==> flow/design.v <==
module pwmblink(
    input  logic clk,
    input  logic rst,
    output logic RGB_R,
    output logic RGB_B,
    output logic RGB_G
);
    parameter CLKMAX = 12000000;  
    logic [31:0] counter;
    logic [8:0] x;  
    logic [7:0] sharktooth;  
    logic [7:0] red;
    logic [7:0] green;
    logic [7:0] blue;
    always_ff @(posedge clk) begin
        if (rst) begin
            counter <= 0;
            x <= 0;
            sharktooth <= 0;
        end else begin
        if (counter >= CLKMAX/360) begin
            counter <= 0;
            if (x >= 359) begin
                x <= 0;
            end
            else begin
                x <= x + 1;
            end
            end
        else begin
            counter <= counter + 1;
        end
        sharktooth <= sharktooth + 1;
        end
    end
    always_comb begin
        if(x < 60) begin
            green = 255*x/60;
            blue = 0;
            red  = 255;
        end else if (x < 120) begin
            green = 255;
            blue = 0;
            red  = 255 - 255*(x-60)/60;
        end else if (x < 180) begin
            green = 255;
            blue = 255*(x-120)/60;
            red  = 0;
        end else if (x < 240) begin
            green = 255 - 255*(x-180)/60;
            blue = 255;
            red  = 0;
        end else if (x < 300) begin
            green = 0;
            blue = 255;
            red  = 255*(x-240)/60;
        end else begin
            green = 0;
            blue = 255 - 255*(x-300)/60;
            red  = 255;
        end
    end
    assign {RGB_R, RGB_G, RGB_B} = {sharktooth < red, sharktooth < green, sharktooth < blue};
endmodule
export LEC_CHECK = 0
export CAP_MARGIN = 5
export CORE_MARGIN = 2
export CORE_UTILIZATION = 67
export CTS_CLUSTER_DIAMETER = 351
export CTS_CLUSTER_SIZE = 70
export SETUP_SLACK_MARGIN = -0.54
export SLEW_MARGIN = 20
create_clock -name core_clock -period 15.1 [get_ports {clk}]
run.sh (not shown) runs the stock make flow with config.mk's settings and CLKGATE_MAP_FILE=.
The first run completed and failed the layout checks on setup timing.
==> next run, changes <==
--- a/flow/config.mk
+++ b/flow/config.mk
@@ -10,4 +10,2 @@
-export CORE_UTILIZATION = 67
-export CTS_CLUSTER_DIAMETER = 351
-export CTS_CLUSTER_SIZE = 70
-export SETUP_SLACK_MARGIN = -0.54
+export CORE_UTILIZATION = 70
+export CTS_CLUSTER_DIAMETER = 341
==> flow/constraint.sdc (replaced) <==
create_clock -name core_clock -period 13.8 [get_ports {clk}]
set_input_delay 2.7600 -clock core_clock [delete_from_list [all_inputs] [get_ports {clk}]]
set_output_delay 2.7600 -clock core_clock [all_outputs]
set_load 0.01 [all_outputs]
The new run never finished: it broke off in global routing with GRT-0116. Synthesized cell count is unchanged. Die size is lower by a few percent. Area after synthesis stays the same.
==> next run, changes <==
--- a/flow/config.mk
+++ b/flow/config.mk
@@ -10,2 +10,2 @@
-export CORE_UTILIZATION = 70
-export CTS_CLUSTER_DIAMETER = 341
+export CORE_UTILIZATION = 67
+export CTS_CLUSTER_DIAMETER = 351
==> flow/constraint.sdc (replaced) <==
create_clock -name core_clock -period 15.1 [get_ports {clk}]
set_input_delay 3.0200 -clock core_clock [delete_from_list [all_inputs] [get_ports {clk}]]
set_output_delay 3.0200 -clock core_clock [all_outputs]
set_load 0.01 [all_outputs]
Result:
- Now the flow reached the layout checks and failed them: setup timing
- synthesized cell count does not change
- synthesized area is unchanged
- die area rose by 4.4%
==> next run, changes <==
--- a/flow/config.mk
+++ b/flow/config.mk
@@ -8 +8 @@
-export CAP_MARGIN = 5
+export CAP_MARGIN = 20
@@ -10,2 +10 @@
-export CORE_UTILIZATION = 67
-export CTS_CLUSTER_DIAMETER = 351
+export CORE_UTILIZATION = 68
==> flow/constraint.sdc (replaced) <==
create_clock -name core_clock -period 16.2 [get_ports {clk}]
set_input_delay 3.2400 -clock core_clock [delete_from_list [all_inputs] [get_ports {clk}]]
set_output_delay 3.2400 -clock core_clock [all_outputs]
set_load 0.01 [all_outputs]
Effect:
- The changed run completed without violations
- final cell count went down by about 10%
- global-route usage went down by 5.4 points
- clock skew is lower by 0.0069 ns
- clock-buffer cell count is unchanged
- design area went down by about 11%
- setup slack gains 0.96 ns
- power falls by about 30%
- non-clock buffer count is lower by 320
- die area falls by about 1.4%
==> next run, changes <==
--- a/flow/config.mk
+++ b/flow/config.mk
@@ -8 +8 @@
-export CAP_MARGIN = 20
+export CAP_MARGIN = 5
@@ -10,0 +11,2 @@
+export CTS_CLUSTER_DIAMETER = 356
+export SETUP_SLACK_MARGIN = -0.91
==> flow/constraint.sdc (replaced) <==
create_clock -name core_clock -period 13.8 [get_ports {clk}]
set_input_delay 2.7600 -clock core_clock [delete_from_list [all_inputs] [get_ports {clk}]]
set_output_delay 2.7600 -clock core_clock [all_outputs]
set_load 0.01 [all_outputs]
The changed run never finished: it broke off in global routing with GRT-0232.
Die size stays the same.
Area after synthesis does not change.
Synthesized cell count stays the same.
==> next run, changes <==
--- a/flow/config.mk
+++ b/flow/config.mk
@@ -8 +8 @@
-export CAP_MARGIN = 5
+export CAP_MARGIN = 20
@@ -10,3 +10 @@
-export CORE_UTILIZATION = 68
-export CTS_CLUSTER_DIAMETER = 356
-export SETUP_SLACK_MARGIN = -0.91
+export CORE_UTILIZATION = 66
==> flow/constraint.sdc (replaced) <==
create_clock -name core_clock -period 28.9 [get_ports {clk}]
set_input_delay 5.7800 -clock core_clock [delete_from_list [all_inputs] [get_ports {clk}]]
set_output_delay 5.7800 -clock core_clock [all_outputs]
set_load 0.01 [all_outputs]
What happened:
- This time the run went through all stages and came out clean
- die area came out higher by 3.0%
- synthesized cell count is unchanged
- synthesized area stays the same

wip/quartz:
RTL: the design.v shown in full above, as it stands there.
Settings: LEC_CHECK=0, ABC_AREA=1, CAP_MARGIN=0, CORE_ASPECT_RATIO=1.41, CORE_MARGIN=2, CORE_UTILIZATION=72, CTS_CLUSTER_SIZE=10, PLACE_DENSITY=0.42, SLEW_MARGIN=20, TNS_END_PERCENT=10; clock period 34.8 ns.
wip/quartz went all the way through synthesis, placement and routing and the layout is clean on timing, DRC and antenna.
Edits applied to the flow inputs when going from wip/quartz to wip/delta:
Settings: CORE_UTILIZATION: 72 -> 40; TNS_END_PERCENT: 10 -> unset; CORE_ASPECT_RATIO: 1.41 -> unset; CAP_MARGIN: 0 -> 20; CTS_CLUSTER_SIZE: 10 -> unset; ABC_AREA: 1 -> unset; PLACE_DENSITY: 0.42 -> unset; the clock period (ns, I/O delays scaled along): 34.8 -> 30.2.
Notes after the runs:
Across wip/delta and wip/quartz, none had a timing, DRC or antenna violation. There was hardly any difference in register share of the cell area between wip/delta and wip/quartz. The normalized max-slew margin of wip/delta exceeds that of wip/quartz by 3.0 points. Going from wip/quartz to wip/delta, synthesized cell count lower, overall global routing resource usage lower. wip/delta does worse than wip/quartz on worst-case vdd ir drop. wip/delta ended with more count of routing violations after the opening detailed-route iteration than wip/quartz. wip/delta vs. wip/quartz: die footprint went up by 78%. wip/delta -> wip/quartz: number of DRC violations after detailed routing delta 0, exact match. Relative contribution of the clock network to total power (wip/delta over wip/quartz): decrease, 0.6 points.
Setup changes, wip/delta to wip/lagoon
Settings: an added ABC_AREA of 1; a change of CORE_UTILIZATION from 40 to 64; a change of the clock period (ns, I/O delays scaled along) from 30.2 to 34.8.
Notes after the runs:
- wip/lagoon finished all stages; the layout is clean.
- wip/delta went all the way through synthesis, placement and routing and the layout is clean on timing, DRC and antenna.
- Sort wip/delta and wip/lagoon by final core utilization, descending, and wip/lagoon comes first.
- wip/delta has lower met3 demand-to-capacity share in global routing than wip/lagoon.
- First-pass GRT wire length: lower on wip/lagoon
- Required time of the critical path: lower on wip/delta
- In the reports for wip/delta and wip/lagoon, the smaller xor and xnor area share after synthesis belongs to wip/lagoon.
- Maximum fanout count along the critical path: wip/lagoon higher than wip/delta
- Effective utilization at floorplan ends up lower on wip/delta.
## Diff of input files: wip/indigo against wip/lagoon
Settings: CORE_UTILIZATION: 64 -> 68; ABC_AREA: 1 -> unset; the clock period (ns, I/O delays scaled along): 34.8 -> 24.2.
### Flow results
The combinational fraction of design power of wip/indigo exceeds that of wip/lagoon by 1.8 points. Relative to wip/lagoon, area share of buffers outside the clock network has gone up in wip/indigo. From wip/lagoon to wip/indigo the numbers moved as follows: die size lower, slack of the critical path went down by 10.91 ns. Between wip/lagoon and wip/indigo, the die height is lower for wip/indigo.

## build 98
Starts from the design.v that is shown in full above.
clock: 26.5 ns
lec_check: 0
cap_margin: 20
core_margin: 2
core_utilization: 70
cts_cluster_diameter: 324
max_routing_layer: met4
setup_slack_margin: -1.82
slew_margin: 20
Inputs modified between build 98 and build 17:
diff --git a/flow/config.mk b/flow/config.mk
--- a/flow/config.mk
+++ b/flow/config.mk
@@ -9,6 +9,3 @@
 export CORE_MARGIN = 2
-export CORE_UTILIZATION = 70
-export CTS_CLUSTER_DIAMETER = 324
-export MAX_ROUTING_LAYER = met4
-export SETUP_SLACK_MARGIN = -1.82
+export CORE_UTILIZATION = 72
 export SLEW_MARGIN = 20
==> flow/constraint.sdc <==
create_clock -name core_clock -period 13.8 [get_ports {clk}]
set_input_delay 2.7600 -clock core_clock [delete_from_list [all_inputs] [get_ports {clk}]]
set_output_delay 2.7600 -clock core_clock [all_outputs]
set_load 0.01 [all_outputs]
Notes after the runs:
What ended build 17 was a tool error in 4_1_cts; the run never finished. Build 98 fits on a die that is larger than the die of build 17. Build 17 gives less horizontal die size than build 98 did. As far as gate count after technology mapping goes, build 98 and build 17 are indistinguishable; the numbers are identical. Build 17 vs build 98: post-placement cell count up by more than 10%. Weighted congestion at the end of routability-driven global placement: build 98 and build 17 compared, lower one is build 98. Compared with build 98, floorplan die height in build 17 decreased slightly. Against build 98, build 17 reports a core box area that is lower. The lower post-placement setup slack of build 98 and build 17 is in build 17. Comparing build 98 and build 17, the lower standard cell area after detailed placement is on build 98. Between build 98 and build 17, the parity-gate share of the synthesized area counting xor and xnor cells does not differ in any meaningful way.
Changes in build 36 relative to build 17:
diff --git a/flow/config.mk b/flow/config.mk
--- a/flow/config.mk
+++ b/flow/config.mk
@@ -9,3 +9,3 @@
 export CORE_MARGIN = 2
-export CORE_UTILIZATION = 72
+export CORE_UTILIZATION = 40
 export SLEW_MARGIN = 20
==> flow/constraint.sdc <==
create_clock -name core_clock -period 24.2 [get_ports {clk}]
set_input_delay 4.8400 -clock core_clock [delete_from_list [all_inputs] [get_ports {clk}]]
set_output_delay 4.8400 -clock core_clock [all_outputs]
set_load 0.01 [all_outputs]
Notes after the runs:
Build 36 reached the end of the flow, and the finished layout is clean on the timing, design-rule and antenna checks. Reported for build 36 and build 17, number of I/O pins turned out identical to the last digit. Build 36 vs build 17: die extent in x up by more than a quarter. Diff build 36 and build 17: placement-stage cell area higher in build 17. Reported for build 36 and build 17, area of the synthesized netlist per yosys stat turned out identical to the last digit. The total core area in build 36 is 1.8 times that in build 17. Build 17 -> build 36: die area increased by more than half.

Starts from the design.v that is shown in full above.
Settings: LEC_CHECK=0, CAP_MARGIN=25, CELL_PAD_IN_SITES_GLOBAL_PLACEMENT=0, CORE_MARGIN=8, CORE_UTILIZATION=59, MAX_ROUTING_LAYER=met5, PLACE_DENSITY_LB_ADDON=0.27, SLEW_MARGIN=20; clock period 15.0 ns.
The baseline produced a layout that fails on setup timing.
Rerun with:
==> flow/config.mk (replaced) <==
export PLATFORM = sky130hd
export DESIGN_NAME = pwmblink
export DESIGN_NICKNAME = pwmblink
export VERILOG_FILES = /design/flow/design.v
export SDC_FILE = /design/flow/constraint.sdc
export NUM_CORES = 4
export LEC_CHECK = 0
export CAP_MARGIN = 5
export CORE_MARGIN = 2
export CORE_UTILIZATION = 68
export CTS_CLUSTER_DIAMETER = 341
export SLEW_MARGIN = 20
==> flow/constraint.sdc (replaced) <==
create_clock -name core_clock -period 13.8 [get_ports {clk}]
set_input_delay 2.7600 -clock core_clock [delete_from_list [all_inputs] [get_ports {clk}]]
set_output_delay 2.7600 -clock core_clock [all_outputs]
set_load 0.01 [all_outputs]
The new run failed in global routing (5_1_grt) on GRT-0232. Synthesized area does not change. Synthesized cell count is unchanged. Die area shrinks by 23%.
Rerun with:
--- a/flow/config.mk
+++ b/flow/config.mk
@@ -11 +11,2 @@
-export CTS_CLUSTER_DIAMETER = 341
+export CTS_CLUSTER_DIAMETER = 43
+export MAX_ROUTING_LAYER = met4
The changed run died in global routing (5_1_grt) with GRT-0116.
Die area does not change.
Synthesized area stays the same.
Synthesized cell count is unchanged.
Rerun with:
--- a/flow/config.mk
+++ b/flow/config.mk
@@ -8 +8,2 @@
-export CAP_MARGIN = 5
+export ABC_AREA = 1
+export CAP_MARGIN = 20
@@ -11,2 +12,2 @@
-export CTS_CLUSTER_DIAMETER = 43
-export MAX_ROUTING_LAYER = met4
+export CTS_CLUSTER_SIZE = 97
+export PLACE_DENSITY = 0.38
==> flow/constraint.sdc (replaced) <==
create_clock -name core_clock -period 13.5 [get_ports {clk}]
set_input_delay 2.7000 -clock core_clock [delete_from_list [all_inputs] [get_ports {clk}]]
set_output_delay 2.7000 -clock core_clock [all_outputs]
set_load 0.01 [all_outputs]
What happened: Now the flow completed, yet does not pass: setup timing. Synthesized cell count went up by 15%. Synthesized area hardly moves. Die size is about the same.

// pwmblink: RTL as listed in full above, without the edits since
make LEC_CHECK=0 CAP_MARGIN=25 CELL_PAD_IN_SITES_DETAIL_PLACEMENT=0 CELL_PAD_IN_SITES_GLOBAL_PLACEMENT=1 CORE_ASPECT_RATIO=1.01 CORE_MARGIN=9 CORE_UTILIZATION=40 CTS_CLUSTER_DIAMETER=376 CTS_CLUSTER_SIZE=55 GPL_TIMING_DRIVEN=1 MAX_ROUTING_LAYER=met4 MIN_ROUTING_LAYER=met1 PLACE_DENSITY_LB_ADDON=0.05 SLEW_MARGIN=20 TNS_END_PERCENT=75 finish   # period 36.2 ns
The starting point produced a clean layout.
Rerun with:
- CAP_MARGIN: 25 -> 20
- CELL_PAD_IN_SITES_GLOBAL_PLACEMENT: 1 -> default
- CORE_ASPECT_RATIO: 1.01 -> 0.85
- CORE_MARGIN: 9 -> 2
- CORE_UTILIZATION: 40 -> 72
- CTS_CLUSTER_DIAMETER: 376 -> default
- CTS_CLUSTER_SIZE: 55 -> 21
- MAX_ROUTING_LAYER: met4 -> default
- PLACE_DENSITY_LB_ADDON: 0.05 -> default
- SETUP_SLACK_MARGIN: default -> 4.48
- TNS_END_PERCENT: 75 -> default
- clock period: 36.2 -> 23.4 ns (I/O delays scaled with it)
The changed run finished with timing, DRC and antenna clean. Combinational power rises by 61%. Global-route usage went up by 20 points. Final cell count is lower by 7.8%. Non-clock buffer count rose by 44. Clock-buffer cell count stays the same. Clock skew is about the same. Worst setup slack gets worse by 7.9 ns. Sequential power climbs by 54%. Routed wire length drops by 0.90%.
Rerun with:
- ABC_AREA: default -> 1
- CELL_PAD_IN_SITES_DETAIL_PLACEMENT: 0 -> default
- CORE_ASPECT_RATIO: 0.85 -> default
- CTS_CLUSTER_SIZE: 21 -> 10
- GPL_TIMING_DRIVEN: 1 -> default
- MIN_ROUTING_LAYER: met1 -> default
- PLACE_DENSITY: default -> 0.42
- SETUP_SLACK_MARGIN: 4.48 -> default
- clock period: 23.4 -> 34.8 ns (I/O delays scaled with it)
Outcome:
- The changed run completed without violations
- worst setup slack improved by 9.3 ns
- final area came out lower by 5.2%
- die area stays flat
- routed wire length is lower by 8.3%
- core utilization decreases by 4.7 points
- count of clock-buffer cells in the layout increases by 1
- area after synthesis stays flat
- via count goes down by 2.3%
- hold slack loses 0.019 ns
Rerun with:
- ABC_AREA: 1 -> default
- CORE_UTILIZATION: 72 -> 40
- CTS_CLUSTER_SIZE: 10 -> default
- PLACE_DENSITY: 0.42 -> default
- clock period: 34.8 -> 40.0 ns (I/O delays scaled with it)
What happened: Synthesized area hardly moves; sequential cell count does not change; global-route usage is lower by 17 points; final cell count is lower by a few percent; power is lower by roughly a tenth; worst setup slack is better by 1.9 ns; via count is lower by a few percent.
Rerun with:
- ABC_AREA: default -> 1
- CAP_MARGIN: 20 -> 5
- CTS_CLUSTER_DIAMETER: default -> 368
- CTS_CLUSTER_SIZE: default -> 98
- PLACE_DENSITY_LB_ADDON: default -> 0.06
- SETUP_SLACK_MARGIN: default -> -1.91
- TNS_END_PERCENT: default -> 20
After rerunning:
- via count came out lower by 0.56%
- clock-buffer cell count is unchanged
- setup slack gets better by 2.3 ns
- die area stays flat
- final area falls by 0.43%
- power came out lower by 3.9%
Rerun with:
- ABC_AREA: 1 -> 0
- CELL_PAD_IN_SITES_GLOBAL_PLACEMENT: default -> 2
- CORE_MARGIN: 2 -> 7
- CORE_UTILIZATION: 40 -> 19
- CTS_CLUSTER_DIAMETER: 368 -> 198
=>
- design area rose by 5.2%
- via count fell by 2.4%
- synthesized area barely changes
- final cell count rose by 10%
- setup slack loses 2.7 ns
- sequential share of layout area fell by 0.25 points
- routed wire length rose by 43%
- global-route usage fell by 9.4 points
- clock-buffer cell count rose by 1
- flip-flop count does not change
- sequential power fell by about 1%
No activity file was given, so power comes from the tool's default toggle rates.
